run 1:
==> flow/design.v <==
module sig_altmult_add
(
	input signed [15:0] dataa, datab, datac, datad,
	input 		clock, aclr,
	output reg 	[32:0] result
);
	reg signed	[15:0] dataa_reg, datab_reg, datac_reg, datad_reg;
	reg signed	[31:0] mult0_result, mult1_result;
	always @ (posedge clock or posedge aclr) begin
    	if (aclr) begin
			dataa_reg <= {16{1'b0}};
			datab_reg <= {16{1'b0}};
			datac_reg <= {16{1'b0}};
			datad_reg <= {16{1'b0}};
			mult0_result <= {32{1'b0}};
			mult1_result <= {32{1'b0}};
			result <= {33{1'b0}};
		end
		else begin
			dataa_reg <= dataa;
			datab_reg <= datab;
			datac_reg <= datac;
			datad_reg <= datad;
			mult0_result <= dataa_reg * datab_reg;
			mult1_result <= datac_reg * datad_reg;
			result <= mult0_result + mult1_result;
		end
	end
endmodule
export LEC_CHECK = 0
export CAP_MARGIN = 10
export CELL_PAD_IN_SITES_DETAIL_PLACEMENT = 0
export CORE_ASPECT_RATIO = 1.39
export CORE_MARGIN = 2
export CORE_UTILIZATION = 72
export CTS_CLUSTER_DIAMETER = 312
export CTS_CLUSTER_SIZE = 35
export GPL_ROUTABILITY_DRIVEN = 1
export HOLD_SLACK_MARGIN = -0.05
export MAX_ROUTING_LAYER = met5
export MIN_ROUTING_LAYER = met1
export PLACE_DENSITY = 0.35
export SETUP_SLACK_MARGIN = 0.93
export SLEW_MARGIN = 20
create_clock -name core_clock -period 6.34 [get_ports {clock}]
run.sh (not shown) runs the stock make flow with config.mk's settings and CLKGATE_MAP_FILE=.
--- input diff run 1..run 2 ---
- clearing CTS_CLUSTER_SIZE, which used to be 35
- clearing CELL_PAD_IN_SITES_DETAIL_PLACEMENT, which used to be 0
- clearing HOLD_SLACK_MARGIN, which used to be -0.05
- clearing SETUP_SLACK_MARGIN, which used to be 0.93
- clearing CTS_CLUSTER_DIAMETER, which used to be 312
- clearing MAX_ROUTING_LAYER, which used to be met5
- swapping 10 for 20 in CAP_MARGIN
- clearing PLACE_DENSITY, which used to be 0.35
- swapping 72 for 20 in CORE_UTILIZATION
- clearing CORE_ASPECT_RATIO, which used to be 1.39
- clearing GPL_ROUTABILITY_DRIVEN, which used to be 1
- clearing MIN_ROUTING_LAYER, which used to be met1
- swapping 6.34 for 10.2 in the clock period (ns, I/O delays scaled along)
Findings:
- When run 2 is set beside run 1, its signed area change from the synthesized netlist to the final layout turns out to be 5.1 points smaller.
- In run 2 the fraction of cell area in non-clock buffers turned out 5.5 points lower than in run 1.
- As far as maximum number of buffers from clock root to sink goes, run 1 and run 2 are indistinguishable; the numbers are identical.
- The final standard cell area without fillers number comes out higher for run 1 vs run 2.
- Comparing run 2 and run 1, worst slew slack as a fraction of its limit is lower on run 1.
[inputs] run 3 vs run 2
- CORE_UTILIZATION now 59, was 20
- the clock period (ns, I/O delays scaled along) now 4.77, was 10.2
Findings:
The worst hold-check slack number comes out lower for run 3 vs run 2.
To summarise run 3: no stage aborted, but the layout did not pass its checks, failing on setup timing.
Going from run 2 to run 3, the highest net fanout along the worst path was found to have gone down by 9.
Worst setup slack: run 3 and run 2 compared, lower one is run 3
Going from run 2 to run 3, fraction of the core area covered by cells at the end of the flow saw an increase; non-clock buffer count in the final layout saw an increase; total routing resource utilization after global routing saw an increase.
What run 4 does differently from run 3 at the input level:
- setting CELL_PAD_IN_SITES_GLOBAL_PLACEMENT to 2 for the first time
- changing CORE_UTILIZATION from 59 to 40
- changing the clock period (ns, I/O delays scaled along) from 4.77 to 11.5
Run 4: PASS, flow complete, no timing, DRC or antenna violations. Summary of run 4 over run 3: critical path depth decreased by 2 relative to the old numbers.
Input-level comparison between run 5 and run 4:
- CORE_UTILIZATION now 72, was 40
- CELL_PAD_IN_SITES_GLOBAL_PLACEMENT no longer set, was 2
- CTS_CLUSTER_SIZE now 98, previously not set
- ABC_AREA now 1, previously not set
- CTS_CLUSTER_DIAMETER now 371, previously not set
- the clock period (ns, I/O delays scaled along) now 7.29, was 11.5
## What came out
Of the two candidates, run 4 has the better synthesized area and run 5 the worse one.
Against run 4, run 5 reports a number of optimization iterations in the first detailed-route pass that is higher.
The die outline area in run 5 is 0.62 times that in run 4.
Fmax: run 5 above run 4
Run 5 reached the end of the flow, and the finished layout is clean on the timing, DRC and antenna checks.
Flop share of the area (lower): run 5
Measured against run 5, the number of fillers in the final layout of run 4 comes out at 2.5 times the reference value.
Run 5 against run 4: yosys-reported design area after synthesis went up; synthesized cell count higher.
Setup changes, run 5 to run 6
- setting SETUP_SLACK_MARGIN to 1.18 for the first time
- removing CTS_CLUSTER_DIAMETER (formerly 371)
- removing CTS_CLUSTER_SIZE (formerly 98)
- removing ABC_AREA (formerly 1)
- changing CORE_UTILIZATION from 72 to 66
- changing the clock period (ns, I/O delays scaled along) from 7.29 to 5.18
==> comparison <==
- Sort run 5 and run 6 by final cycle utilization of the critical path, descending, and run 6 comes first.
- Status run 6: flow complete, layout not clean - setup timing
- Looking only at global-route wire length before repair, and setting everything else aside, the higher value of run 5 and run 6 goes to run 5.
- NOTE: number of setup violations in the final report in run 6 exceeds that of run 5
- Non-clock buffer count (run 6 over run 5): increase, about 400%
- For design area, dividing the value from run 6 by the value from run 5 gives 1.09.
- When run 6 is set beside run 5, its register-to-register slack turns out to be 2040 ps smaller.

---

== build 24 ==
// sig_altmult_add: RTL as listed in full above, without the edits since
make LEC_CHECK=0 CAP_MARGIN=10 CELL_PAD_IN_SITES_DETAIL_PLACEMENT=0 CORE_MARGIN=2 CORE_UTILIZATION=72 CTS_CLUSTER_DIAMETER=79 CTS_CLUSTER_SIZE=46 GPL_ROUTABILITY_DRIVEN=1 MAX_ROUTING_LAYER=met5 MIN_ROUTING_LAYER=met1 PLACE_DENSITY_LB_ADDON=0.1 SETUP_SLACK_MARGIN=0.72 SLEW_MARGIN=20 finish   # period 7.35 ns
[inputs] build 50 vs build 24
- PLACE_DENSITY newly set to 0.82
- PLACE_DENSITY_LB_ADDON removed (was 0.1)
- ABC_AREA newly set to 1
- the clock period (ns, I/O delays scaled along) changed from 7.35 to 5.35
==> results <==
Between build 24 and build 50, the flow reports count of instantiated cells in the yosys netlist increasing by more than a quarter. Build 24 → build 50: synthesized-area fraction occupied by and/or/nand/nor cells rose by 6.0 points, area fraction in compound gates after synthesis fell by 4.0 points. From build 24 to build 50 the numbers moved as follows: chip footprint rose by 10%; post-synthesis area per instance went down by about 20%. The remaining runs in build 24 and build 50 completed every stage, whereas build 50 halted early. No final results exist for build 50, since it was stopped by error GRT-0116 during global routing (5_1_grt). Diff build 24 and build 50: yosys synthesis chip area higher in build 50. Going from build 24 to build 50, summed instance area of the synthesized netlist grows by about 10%. On HPWL reported at the end of detailed placement, build 50 does worse than build 24.
#### Input delta (build 65 over build 50)
- swapping 0.82 for 0.87 in PLACE_DENSITY
- swapping 5.35 for 6.36 in the clock period (ns, I/O delays scaled along)
[summary]
Build 65 went all the way through the flow, and no timing, DRC or antenna check failed. On total number of placement rows, build 50 and build 65 are basically level. Build 65 against build 50: total cell area at the placement stage fell 5.7%, estimated wirelength of the detail-placed design down about 7.5%, final weighted congestion in routability-driven placement saw an increase, netlist area before placement flat.
### build 65 -> build 7
- a deleted ABC_AREA that had been 1
- a change of SETUP_SLACK_MARGIN from 0.72 to 1.82
- a change of CTS_CLUSTER_SIZE from 46 to 35
- a change of PLACE_DENSITY from 0.87 to 0.42
- a change of the clock period (ns, I/O delays scaled along) from 6.36 to 6.34
==> results <==
Comparing global-route usage for build 65 and build 7, the bigger number came from build 65. Looking only at number of nets in the finished design, and setting everything else aside, the higher value of build 65 and build 7 goes to build 65. Against build 65, area enclosed by the die boundary in build 7 fell by a little under 10%. Per the comparison of build 7 with build 65, global-route wire length before repair lost 20 mm, vias per cell picked up an extra about 2.3%, wire length per cell after detailed routing picked up an extra 0.69 um, setup slack lost 0.51 ns, routed wire length lost 18%. Between build 65 and build 7, growth of design area from synthesis to finish is higher for build 7, build 65 comes in under that.

---

Setup of exp/harbor:
RTL: the design.v shown in full above, as it stands there.
==> flow/config.mk <==
export PLATFORM = sky130hd
export DESIGN_NAME = sig_altmult_add
export DESIGN_NICKNAME = sig_altmult_add
export VERILOG_FILES = /design/flow/design.v
export SDC_FILE = /design/flow/constraint.sdc
export NUM_CORES = 4
export LEC_CHECK = 0
export CAP_MARGIN = 20
export CORE_ASPECT_RATIO = 0.95
export CORE_MARGIN = 2
export CORE_UTILIZATION = 45
export CTS_CLUSTER_DIAMETER = 140
export CTS_CLUSTER_SIZE = 100
export HOLD_SLACK_MARGIN = 0.16
export SLEW_MARGIN = 20
export TNS_END_PERCENT = 35
==> flow/constraint.sdc <==
create_clock -name core_clock -period 7.0 [get_ports {clock}]
set_input_delay 1.4000 -clock core_clock [delete_from_list [all_inputs] [get_ports {clock}]]
set_output_delay 1.4000 -clock core_clock [all_outputs]
set_load 0.01 [all_outputs]
exp/harbor ran to completion and came out clean on the timing, DRC and antenna checks.
### exp/harbor -> exp/cedar
Settings: GPL_ROUTABILITY_DRIVEN: unset -> 0; CORE_ASPECT_RATIO: 0.95 -> 0.5.
Findings:
- Compared with exp/harbor, exp/cedar degrades routed wire length.
- exp/cedar ends up with a total instance count after detailed placement that is 27 higher than in exp/harbor.
- On setup slack, exp/harbor beats exp/cedar.
- Looking at exp/harbor and exp/cedar, the chip area line of the yosys report is a wash.
- Re worst hold slack: exp/harbor was higher than exp/cedar.
- [compare] base=exp/harbor new=exp/cedar: die extent in y now sits lower, portion of the layout cell area used by non-clock buffers now sits higher, final critical-path share of the clock period now sits higher.

---

Setup of north:
Starts from the design.v that is shown in full above.
clock: 5.16 ns
lec_check: 0
abc_area: 1
cap_margin: 20
core_margin: 2
core_utilization: 72
cts_cluster_diameter: 245
place_density_lb_addon: 0.01
slew_margin: 20
Stage in which a tool error killed north: global routing.
The following lists how south was set up differently from north:
- removing ABC_AREA (formerly 1)
- changing CORE_UTILIZATION from 72 to 40
- removing CTS_CLUSTER_DIAMETER (formerly 245)
- removing PLACE_DENSITY_LB_ADDON (formerly 0.01)
- changing the clock period (ns, I/O delays scaled along) from 5.16 to 6.78
==> results <==
south finished end to end and its layout was clean on timing, DRC and antenna. north | ERROR | global routing. Across both runs, die size was higher for south than for north. Multiplexer share of the synthesized area | south above north. Area fraction in xor and xnor cells on south is up relative to north. When south is measured against north, its post-synth net total turns out 1003 lower. In the flow results for north and south, the final weighted congestion in routability-driven placement is larger on north. Going from north to south, CTS buffer count ~0 delta; instance tally after logic synthesis -28%; yosys synthesis chip area -9.3%; portion of the post-synthesis area used by sequential elements +1.5 points. Re post-DP HPWL: north and south aren't equal, and the lower value belongs to south.
## Diff of input files: east against south
- a change of CORE_UTILIZATION from 40 to 72
- an added TNS_END_PERCENT of 5
- an added SETUP_SLACK_MARGIN of 1.68
- an added PLACE_DENSITY_LB_ADDON of 0.01
- a change of the clock period (ns, I/O delays scaled along) from 6.78 to 5.92
==> comparison <==
east: all stages done; final checks FAILED (setup timing).
Going from south to east, maximum clock skew at final layout shows a reduction of 0.0082 ns, initial antenna violation count went down 1, layout overhead on the synthesized area shows an increase of 6.1 points, number of unique standard cell types used by synthesis now sits at about the same level, wire length per cell climbed 2.4 microns.
Of east and south, the run reporting the lower met1 track demand over resource was south.
Per the comparison of east with south, post-detailed-routing wire length increased by 7.5% relative to the old numbers.

---

onyx:
RTL: the design.v shown in full above, as it stands there.
export LEC_CHECK = 0
export CAP_MARGIN = 25
export CORE_ASPECT_RATIO = 1.22
export CORE_MARGIN = 3
export CORE_UTILIZATION = 40
export CTS_CLUSTER_SIZE = 48
export GPL_TIMING_DRIVEN = 0
export SLEW_MARGIN = 20
create_clock -name core_clock -period 7.0 [get_ports {clock}]
--- input diff onyx..xenon ---
- CAP_MARGIN now 40, was 25
- HOLD_SLACK_MARGIN now 0.28, previously not set
- CELL_PAD_IN_SITES_DETAIL_PLACEMENT now 0, previously not set
- SLEW_MARGIN now 35, was 20
- TNS_END_PERCENT now 40, previously not set
Results
- The final reports for xenon and onyx show clock skew lower in the former.
- ~same global-route usage over all layers in onyx and xenon
- Between onyx and xenon, the flow reports non-clock buffer count increasing slightly.
- Compared onyx against xenon; final non-filler cell total within noise.
- Of the two candidates, onyx has the worse post-layout minimum cycle time and xenon the better one.
- Looking at length of routed wiring on met1 across onyx and xenon, the one that comes out lower is xenon.
- Detailed placement HPWL: onyx vs xenon — no meaningful difference
- Portion of the layout cell area used by clock cells: xenon vs onyx — no meaningful difference
#### Input delta (yarrow over xenon)
- a deleted HOLD_SLACK_MARGIN that had been 0.28
- a change of CAP_MARGIN from 40 to 5
- an added CELL_PAD_IN_SITES_GLOBAL_PLACEMENT of 1
- a change of CORE_ASPECT_RATIO from 1.22 to 1.02
- a change of CORE_UTILIZATION from 40 to 24
- a change of TNS_END_PERCENT from 40 to 45
- a change of SLEW_MARGIN from 35 to 10
- a change of CTS_CLUSTER_SIZE from 48 to 21
- a change of GPL_TIMING_DRIVEN from 0 to 1
- an added ABC_AREA of 1
Notes after the runs:
- Sort xenon and yarrow by sequential share of layout area, ascending, and yarrow comes first.
- Row number of global-route vias before repair: yarrow higher / xenon lower
- Per the comparison of yarrow with xenon, die size higher, top fanout value on the critical path higher, number of distinct library cells after synthesis lower, final-layout clock-cell area share roughly the same.
- Per the comparison of yarrow with xenon, utilization now sits lower, number of stages on the worst setup path now sits lower.
Relative to yarrow, the following input files were edited for violet:
- CAP_MARGIN changed from 5 to 20
- CELL_PAD_IN_SITES_GLOBAL_PLACEMENT removed (was 1)
- CORE_UTILIZATION changed from 24 to 59
- ABC_AREA removed (was 1)
- CORE_MARGIN changed from 3 to 2
- GPL_TIMING_DRIVEN removed (was 1)
- CTS_CLUSTER_SIZE removed (was 21)
- CELL_PAD_IN_SITES_DETAIL_PLACEMENT removed (was 0)
- SLEW_MARGIN changed from 10 to 20
- TNS_END_PERCENT removed (was 45)
- CORE_ASPECT_RATIO removed (was 1.02)
- the clock period (ns, I/O delays scaled along) changed from 7.0 to 4.63
Notes after the runs:
In violet relative to yarrow, number of non-clock buffers in the layout had gone up by more than 100%.
As far as clock-buffer cell count is concerned, violet and yarrow perform about the same.
When the final numbers for yarrow and violet were put side by side, the shortest period the worst path allows turned out to be greater in yarrow.
The flow completed for violet, but it is not clean: the layout still shows setup timing.
Comparing yarrow and violet, the higher global-route wire length before repair is on yarrow.
The pin count of the biggest net entering global routing number comes out lower for yarrow vs violet.
Taking yarrow over violet, the number of non-clock inverters ratio works out to 1.8.
#### Input delta (raven over violet)
- changing CORE_UTILIZATION from 59 to 40
- changing the clock period (ns, I/O delays scaled along) from 4.63 to 7.0
--- outcome ---
- Every stage of the flow completed for raven, and the final layout passed the timing, DRC and antenna checks.
- violet → raven: post-placement setup slack up 1850 ps, setup slack after layout up 1660 ps, overall routed net length down 6.9%, final core utilization down 32 points.
- Diff violet -> raven | final cell area excluding filler cells | decrease of 15%
- ~same proportion of cell area spent on the clock network in violet and raven
- raven reports a lower mean number of vias per cell than violet does.
- Looking only at signed area change from the synthesized netlist to the final layout, and setting everything else aside, the lower value of violet and raven goes to raven.
- Higher horizontal extent of the die goes to raven over violet.
